alpha:
==> flow/design.v (excerpt) <==
module SystolicCore(
	input clk,
	input rst,
	input start,
	input mode_conv_mm,
	input isac,
	input isrelu,
	input isbn,
	input [22:0] dfsm_config,
	input all_data_rdy,
	input pe_config_1_1,
	input pe_config_1_2,
	input pe_config_1_3,
	input pe_config_2_1,
	input pe_config_2_2,
	input pe_config_2_3,
	input [7:0] data_horz_1_1,
	input [7:0] data_horz_1_2,
	input [7:0] data_horz_1_3,
	input [7:0] data_horz_2_1,
	input [7:0] data_horz_2_2,
	input [7:0] data_horz_2_3,
	input [7:0] data_obli_1,
	input [7:0] data_obli_2,
	input [7:0] data_obli_3,
	input [7:0] data_obli_4,
	input [7:0] data_obli_5,
	input [7:0] data_obli_6,
	input [15:0] data_bn_1,
	input [15:0] data_bn_2,
	input data_bn_en,
	output data_preread,
	output [7:0] dout_1_1,
	output [7:0] dout_1_2,
	output [7:0] dout_1_3,
	output [7:0] dout_1_4,
	output [7:0] dout_2_1,
	output [7:0] dout_2_2,
	output [7:0] dout_2_3,
	output [7:0] dout_2_4,
	output dout_en_1_1,
	output dout_en_1_2,
	output dout_en_1_3,
	output dout_en_1_4,
	output dout_en_2_1,
	output dout_en_2_2,
	output dout_en_2_3,
	output dout_en_2_4
);
Size: ~14,000 cells after synthesis, ~240 I/O pins, roughly 100,000 sq um of cells after synthesis.
clock: 6.57 ns
lec_check: 0
abc_area: 1
cap_margin: 20
core_margin: 2
core_utilization: 72
cts_cluster_size: 72
place_density: 0.67
setup_slack_margin: -0.22
slew_margin: 20
run.sh (not shown) runs the stock make flow with config.mk's settings and CLKGATE_MAP_FILE=.
Nothing crashed in alpha and all stages finished; the problem is that the final layout failed, the offending checks being negative setup slack.
Relative to alpha, the following input files were edited for beta:
- SETUP_SLACK_MARGIN now 1.09, was -0.22
- CTS_CLUSTER_SIZE now 10, was 72
- CTS_CLUSTER_DIAMETER now 195, previously not set
- HOLD_SLACK_MARGIN now 0.29, previously not set
- PLACE_DENSITY now 0.6, was 0.67
- ABC_AREA no longer set, was 1
Findings:
[alpha] flow finished | final checks: failed | reasons: negative setup slack. Although beta finished all stages, its layout failed final checks on negative setup slack. Sort beta and alpha by synthesized cell count desc -> top: alpha. Summary: timing-limited maximum frequency, beta worse than alpha. Looking at part of the power in the clock network, beta sits below alpha. Re first-iteration DRC count: beta and alpha aren't equal, and the lower value belongs to beta. Per the comparison of beta with alpha, clock-buffer cell count went down by 38; vertical die size went down 3.7%; data arrival at the endpoint of the critical path went up; pin count of the biggest net entering global routing now larger. Final total power (beta vs. alpha) decreases by a little under 10%. Between alpha and beta, the cell count went down. On sequential standard cell area, beta and alpha are basically level.
Relative to beta, the following input files were edited for gamma:
- swapping 0.6 for 0.35 in PLACE_DENSITY
- swapping 0.29 for 0.3 in HOLD_SLACK_MARGIN
- swapping 195 for 102 in CTS_CLUSTER_DIAMETER
gamma completed end to end; final checks failed (negative setup slack).
Delta (gamma minus beta): combinational power down about 1%; peak supply drop up about 3%; final worst slack down 0.021 ns; global routing usage summed across all routing layers up 0.29 points; via count flat.
~same combined area of all synthesized cells in beta and gamma
Switching power as a share of total power delta (beta -> gamma): insignificant
beta has a lower count of antenna diodes in the layout than gamma.
For portion of total power attributed to combinational logic, gamma and beta come out practically identical.
The switching power of the nets on gamma is in line with that on beta.

Starting RTL as in the previous note.
==> flow/config.mk <==
export PLATFORM = sky130hd
export DESIGN_NAME = SystolicCore
export DESIGN_NICKNAME = SystolicCore
export VERILOG_FILES = /design/flow/design.v
export SDC_FILE = /design/flow/constraint.sdc
export NUM_CORES = 4
export LEC_CHECK = 0
export ABC_AREA = 0
export CAP_MARGIN = 20
export CELL_PAD_IN_SITES_GLOBAL_PLACEMENT = 0
export CORE_MARGIN = 2
export CORE_UTILIZATION = 72
export CTS_CLUSTER_SIZE = 93
export HOLD_SLACK_MARGIN = 0.29
export PLACE_DENSITY_LB_ADDON = 0.24
export SETUP_SLACK_MARGIN = -0.63
export SLEW_MARGIN = 20
export TNS_END_PERCENT = 85
==> flow/constraint.sdc <==
create_clock -name core_clock -period 6.69 [get_ports {clk}]
set_input_delay 1.3380 -clock core_clock [delete_from_list [all_inputs] [get_ports {clk}]]
set_output_delay 1.3380 -clock core_clock [all_outputs]
set_load 0.01 [all_outputs]
The starting point completed and failed the layout checks on negative setup slack.
Change:
- CORE_ASPECT_RATIO: not set -> 0.53
- CTS_CLUSTER_SIZE: 93 -> 75
- HOLD_SLACK_MARGIN: 0.29 -> not set
- SETUP_SLACK_MARGIN: -0.63 -> 1.94
- clock period: 6.69 -> 6.84 ns (I/O delays scaled with it)
After rerunning: The changed run produced a layout that fails on negative setup slack; non-clock buffer count climbs by 45; first-iteration DRC count grows by 47%; global-route usage increases by 2.7 points; sequential cell count does not change; power decreases by 9.1%; synthesized area stays the same; wire length rose by 5.9%; clock skew is lower by 9.5 ps.
Change:
- ABC_AREA: 0 -> 1
- CORE_ASPECT_RATIO: 0.53 -> not set
- CTS_CLUSTER_SIZE: 75 -> 74
- HOLD_SLACK_MARGIN: not set -> 0.29
- SETUP_SLACK_MARGIN: 1.94 -> -0.12
- clock period: 6.84 -> 6.69 ns (I/O delays scaled with it)
After rerunning: The new run finished but fails on negative setup slack. Synthesized cell count rose by about 34%. Power rose by about 9%. Die size rose by 7.8%. Final area rose by 10%.
Change:
- CORE_UTILIZATION: 72 -> 71
- CTS_CLUSTER_SIZE: 74 -> 77
- HOLD_SLACK_MARGIN: 0.29 -> not set
- PLACE_DENSITY_LB_ADDON: 0.24 -> not set
- SETUP_SLACK_MARGIN: -0.12 -> not set
- clock period: 6.69 -> 2.3 ns (I/O delays scaled with it)
Outcome: With this change the flow stopped in 5_1_grt with GRT-0232; die area is higher by 1.4%; synthesized cell count stays the same; synthesized area is unchanged.
Change:
- CORE_UTILIZATION: 71 -> 60
- CTS_CLUSTER_SIZE: 77 -> 18
- clock period: 2.3 -> 3.72 ns (I/O delays scaled with it)
What happened: This time the run completed and failed the layout checks on negative setup slack; synthesized cell count is unchanged; die area grows by 18%; synthesized area stays the same.
No activity file was given, so power comes from the tool's default toggle rates.
